// i16_biquad
module i16_biquad(
    input CLK, RST,
    input unsigned [15:0] A,
    output signed [15:0] B,
    input signed [15:0] b_0,
    input signed [15:0] b_1,
    input signed [15:0] b_2,
    input signed [15:0] a_1,
    input signed [15:0] a_2
);
Size in the first run: about 71 flip-flops, ~110 I/O pins, ~57,000 um2 of cells after synthesis.
make LEC_CHECK=0 CAP_MARGIN=20 CELL_PAD_IN_SITES_DETAIL_PLACEMENT=1 CORE_MARGIN=2 CORE_UTILIZATION=22 CTS_CLUSTER_SIZE=11 PLACE_DENSITY_LB_ADDON=0.14 SLEW_MARGIN=30 finish   # period 17.5 ns
run.sh (not shown) runs the stock make flow with config.mk's settings and CLKGATE_MAP_FILE=.
The first run completed with no timing, DRC or antenna violations.
Next try:
- CELL_PAD_IN_SITES_DETAIL_PLACEMENT: 1 -> unset
- CORE_UTILIZATION: 22 -> 65
- CTS_CLUSTER_DIAMETER: unset -> 27
- CTS_CLUSTER_SIZE: 11 -> unset
- PLACE_DENSITY_LB_ADDON: 0.14 -> unset
- SLEW_MARGIN: 30 -> 20
- clock period: 17.5 -> 16.0 ns (I/O delays scaled with it)
Final cell count goes down by about a fifth; routed wire length goes down by about a fifth; die area goes down by well over a third; synthesized cell count is unchanged; worst setup slack loses 0.38 ns; final area is about the same; first-iteration DRC count goes up by well over a third; clock-buffer cell count does not change.
Next try:
- CORE_UTILIZATION: 65 -> 72
- CTS_CLUSTER_SIZE: unset -> 25
- PLACE_DENSITY_LB_ADDON: unset -> 0.25
Result:
- worst hold slack gains 0.083 ns
- utilization went up by 6.2 points
- synthesized cell count does not change
- count of clock-buffer cells in the layout rises by 2
- die size came out lower by roughly a tenth
- critical path depth is lower by 2
- worst setup slack degrades by 0.066 ns
- sequential share of layout area is about the same

========
Starting RTL as in the previous note.
export LEC_CHECK = 0
export CAP_MARGIN = 10
export CELL_PAD_IN_SITES_DETAIL_PLACEMENT = 2
export CORE_ASPECT_RATIO = 1.79
export CORE_MARGIN = 2
export CORE_UTILIZATION = 40
export CTS_CLUSTER_DIAMETER = 335
export CTS_CLUSTER_SIZE = 100
export GPL_TIMING_DRIVEN = 1
export SETUP_SLACK_MARGIN = 2.17
export SLEW_MARGIN = 35
export TNS_END_PERCENT = 45
create_clock -name core_clock -period 10.1 [get_ports {CLK}]
The starting point failed in global routing (GRT-0116).
Then changed:
- CAP_MARGIN: 10 -> 20
- CELL_PAD_IN_SITES_DETAIL_PLACEMENT: 2 -> default
- CORE_ASPECT_RATIO: 1.79 -> default
- CTS_CLUSTER_DIAMETER: 335 -> default
- CTS_CLUSTER_SIZE: 100 -> default
- GPL_TIMING_DRIVEN: 1 -> default
- SETUP_SLACK_MARGIN: 2.17 -> default
- SLEW_MARGIN: 35 -> 20
- TNS_END_PERCENT: 45 -> default
- clock period: 10.1 -> 15.8 ns (I/O delays scaled with it)
The new run completed without violations.
Area after synthesis is unchanged.
Die size is about the same.
Synthesized cell count is unchanged.

========
run 1:
The RTL this note starts from:
==> flow/design.v <==
module i16_mul(
    input signed [15:0] A,
    input signed [15:0] B,
    output signed [31:0] P
);
assign P = A * B;
endmodule
module i18_mul(
    input signed [17:0] A,
    input signed [15:0] B_coef,
    output signed [33:0] P
);
assign P = A * B_coef;
endmodule
module i36_acc(
    input signed [33:0] A,
    input signed [31:0] B,
    input signed [35:0] _Z,
    output signed [35:0] S
);
wire signed [35:0] A_ext = {{2{A[33]}}, A};
wire signed [35:0] B_ext = {{4{B[31]}}, B};
assign S = A_ext + B_ext + _Z;
endmodule
module i36_delay(
    input CLK,
    input RST,
    input signed [35:0] STORE,
    output reg signed [35:0] READ
);
always @ (posedge CLK, negedge RST) begin
    if (!RST) begin
        READ <= 0;
    end else begin
        READ <= STORE;
    end
end
endmodule
module i36_trunc(
    input signed [35:0] A,
    output reg signed [15:0] B_sat,
    output reg signed [17:0] B
);
wire signed [35:0] shifted_inter = (A >>> 14);
wire signed [21:0] shifted = shifted_inter[21:0];
always @(*) begin
    B = $signed(shifted[17:0]);
    if (shifted > 22'sd32767) B_sat = 16'sd32767;
    else if (shifted < -22'sd32768) B_sat = -16'sd32768;
    else B_sat = $signed(shifted[15:0]);
end
endmodule
module i16_biquad(
    input CLK, RST,
    input unsigned [15:0] A,
    output signed [15:0] B,
    input signed [15:0] b_0,
    input signed [15:0] b_1,
    input signed [15:0] b_2,
    input signed [15:0] a_1,
    input signed [15:0] a_2
);
wire signed [17:0] feedback;
wire signed [31:0] P_b0;
wire signed [31:0] P_b1;
wire signed [31:0] P_b2;
wire signed [33:0] P_a1;
wire signed [33:0] P_a2;
wire signed [35:0] S_0;
wire signed [35:0] S_1;
wire signed [35:0] S_2;
wire signed [35:0] Z_0;
wire signed [35:0] Z_1;
i16_mul mul_b0(
    .A(A),
    .B(b_0),
    .P(P_b0)
);
i16_mul mul_b1(
    .A(A),
    .B(b_1),
    .P(P_b1)
);
i16_mul mul_b2(
    .A(A),
    .B(b_2),
    .P(P_b2)
);
i18_mul mul_a1(
    .A(feedback),
    .B_coef(a_1),
    .P(P_a1)
);
i18_mul mul_a2(
    .A(feedback),
    .B_coef(a_2),
    .P(P_a2)
);
i36_acc ACC_0(
    .A(P_a2),
    .B(P_b2),
    ._Z(36'sd0),
    .S(S_0)
);
i36_acc ACC_1(
    .A(P_a1),
    .B(P_b1),
    ._Z(Z_0),
    .S(S_1)
);
i36_acc ACC_2(
    .A(34'sd0),
    .B(P_b0),
    ._Z(Z_1),
    .S(S_2)
);
i36_delay DELAY_0(
    .CLK(CLK),
    .RST(RST),
    .STORE(S_0),
    .READ(Z_0)
);
i36_delay DELAY_1(
    .CLK(CLK),
    .RST(RST),
    .STORE(S_1),
    .READ(Z_1)
);
i36_trunc OUT(
    .A(S_2),
    .B(feedback),
    .B_sat(B)
);
endmodule
clock: 5.8 ns
lec_check: 0
abc_area: 1
cap_margin: 0
core_margin: 2
core_utilization: 72
cts_cluster_diameter: 373
cts_cluster_size: 100
place_density: 0.4
setup_slack_margin: -0.58
slew_margin: 20
The flow completed for run 1, but it is not clean: the layout still shows setup timing.
Relative to run 1, the following input files were edited for run 2:
# run 1
export LEC_CHECK = 0
export ABC_AREA = 1
export CAP_MARGIN = 0
export CORE_MARGIN = 2
export CORE_UTILIZATION = 72
export CTS_CLUSTER_DIAMETER = 373
export CTS_CLUSTER_SIZE = 100
export PLACE_DENSITY = 0.4
export SETUP_SLACK_MARGIN = -0.58
export SLEW_MARGIN = 20
create_clock -name core_clock -period 5.8 [get_ports {CLK}]
# run 2
export LEC_CHECK = 0
export ABC_AREA = 1
export CAP_MARGIN = 20
export CORE_MARGIN = 2
export CORE_UTILIZATION = 71
export CTS_CLUSTER_DIAMETER = 373
export CTS_CLUSTER_SIZE = 100
export SETUP_SLACK_MARGIN = 0.77
export SLEW_MARGIN = 20
create_clock -name core_clock -period 5.8 [get_ports {CLK}]
--- outcome ---
[run 2] flow finished | final checks: failed | reasons: setup timing
Compared with run 1, run 2 ends up with more cell area.
Worst setup slack ended up 1.19 ns higher on run 2 than on run 1.
Post-cts repair resize count is lower on run 1
From run 2 to run 1, number of multi-input combinational cells did not move at all.
Compared run 1 against run 2; clock buffer and inverter area fraction after layout within noise.
Input changes introduced in run 3 (baseline for comparison: run 2):
# run 2
export LEC_CHECK = 0
export ABC_AREA = 1
export CAP_MARGIN = 20
export CORE_MARGIN = 2
export CORE_UTILIZATION = 71
export CTS_CLUSTER_DIAMETER = 373
export CTS_CLUSTER_SIZE = 100
export SETUP_SLACK_MARGIN = 0.77
export SLEW_MARGIN = 20
create_clock -name core_clock -period 5.8 [get_ports {CLK}]
# run 3
export LEC_CHECK = 0
export CAP_MARGIN = 20
export CORE_MARGIN = 2
export CORE_UTILIZATION = 72
export CTS_CLUSTER_DIAMETER = 366
export PLACE_DENSITY = 0.42
export SLEW_MARGIN = 20
export TNS_END_PERCENT = 10
create_clock -name core_clock -period 9.36 [get_ports {CLK}]
### Flow results
STATUS run=run 3 STAGES=ALL_DONE FINAL_CHECKS=FAILED CAUSE=setup timing. Compared with run 2, run 3 shows a global-route usage that is 12 points lower. Launching instance or port of the critical path: A[8] -> run 3, A[7] -> run 2. The non-clock buffer count in run 3 is 0.77 times that in run 2. Instance count on the critical path is lower on run 2. Compared with run 2, in run 3 XOR/XNOR share of the synthesized area climbed 0.26 points, area after synthesis has decreased, routed wire length lower, final cell count moved down.
Edits applied to the flow inputs when going from run 3 to run 4:
# run 3
export LEC_CHECK = 0
export CAP_MARGIN = 20
export CORE_MARGIN = 2
export CORE_UTILIZATION = 72
export CTS_CLUSTER_DIAMETER = 366
export PLACE_DENSITY = 0.42
export SLEW_MARGIN = 20
export TNS_END_PERCENT = 10
create_clock -name core_clock -period 9.36 [get_ports {CLK}]
# run 4
export LEC_CHECK = 0
export CAP_MARGIN = 20
export CORE_MARGIN = 2
export CORE_UTILIZATION = 65
export MAX_ROUTING_LAYER = met4
export SLEW_MARGIN = 20
create_clock -name core_clock -period 13.6 [get_ports {CLK}]
--- outcome ---
Every stage of run 4 finished as expected; the final checks, on the other hand, flagged setup timing, which means the layout fails. [run 4] global-route usage fell 4.1 points relative to run 3. Compared to run 3, run 4 has placed cell area 1.7% lower. Run 4 vs. run 3: total detailed-routing wirelength has decreased. Diff run 3..run 4 | number of I/O port buffers | unchanged. In run 4, the die area came out about 10% above the value in run 3. DELAY_0.READ[28] as the termination of the worst setup path was reported by run 4, and DELAY_1.READ[28] by run 3.

========
// i16_biquad: RTL as listed in full above, without the edits since
==> flow/config.mk <==
export PLATFORM = sky130hd
export DESIGN_NAME = i16_biquad
export DESIGN_NICKNAME = i16_biquad
export VERILOG_FILES = /design/flow/design.v
export SDC_FILE = /design/flow/constraint.sdc
export NUM_CORES = 4
export LEC_CHECK = 0
export ABC_AREA = 1
export CAP_MARGIN = 20
export CORE_ASPECT_RATIO = 0.94
export CORE_MARGIN = 2
export CORE_UTILIZATION = 72
export CTS_CLUSTER_SIZE = 76
export GPL_ROUTABILITY_DRIVEN = 1
export GPL_TIMING_DRIVEN = 1
export HOLD_SLACK_MARGIN = 0.26
export PLACE_DENSITY = 0.66
export SETUP_SLACK_MARGIN = 0.36
export SLEW_MARGIN = 20
export TNS_END_PERCENT = 80
==> flow/constraint.sdc <==
create_clock -name core_clock -period 11.1 [get_ports {CLK}]
set_input_delay 2.2200 -clock core_clock [delete_from_list [all_inputs] [get_ports {CLK}]]
set_output_delay 2.2200 -clock core_clock [all_outputs]
set_load 0.01 [all_outputs]
The baseline completed and failed the layout checks on negative setup slack.
Rerun with:
- ABC_AREA: 1 -> unset
- CORE_ASPECT_RATIO: 0.94 -> unset
- CORE_UTILIZATION: 72 -> 31
- CTS_CLUSTER_SIZE: 76 -> unset
- GPL_ROUTABILITY_DRIVEN: 1 -> unset
- GPL_TIMING_DRIVEN: 1 -> unset
- HOLD_SLACK_MARGIN: 0.26 -> unset
- PLACE_DENSITY: 0.66 -> unset
- SETUP_SLACK_MARGIN: 0.36 -> unset
- TNS_END_PERCENT: 80 -> unset
- clock period: 11.1 -> 15.8 ns (I/O delays scaled with it)
Outcome:
- The changed run passed the timing, design-rule and antenna checks
- hold slack is better by 0.070 ns
- final cell count rose by 3.2%
- design area fell by 8.0%
- area after synthesis fell by 1.8%
Rerun with:
- CORE_UTILIZATION: 31 -> 28
- clock period: 15.8 -> 17.1 ns (I/O delays scaled with it)
Result: Synthesized area stays the same; via count falls by 2.8%; global-route usage falls by 2.1 points; core utilization falls by 5.4 points; first-iteration DRC count falls by 1.5%; final area falls by 5.9%.
Rerun with:
- CORE_UTILIZATION: 28 -> 72
- CTS_CLUSTER_SIZE: unset -> 33
- MAX_ROUTING_LAYER: unset -> met4
- PLACE_DENSITY: unset -> 0.64
- clock period: 17.1 -> 13.6 ns (I/O delays scaled with it)
Outcome: The changed run finished but fails on negative setup slack. Cell count decreases by 13%. Count of clock-buffer cells in the layout increases by 2. Design area increases by 6.9%. Wire length decreases by 4.6%. Global-route usage increases by 24 points.
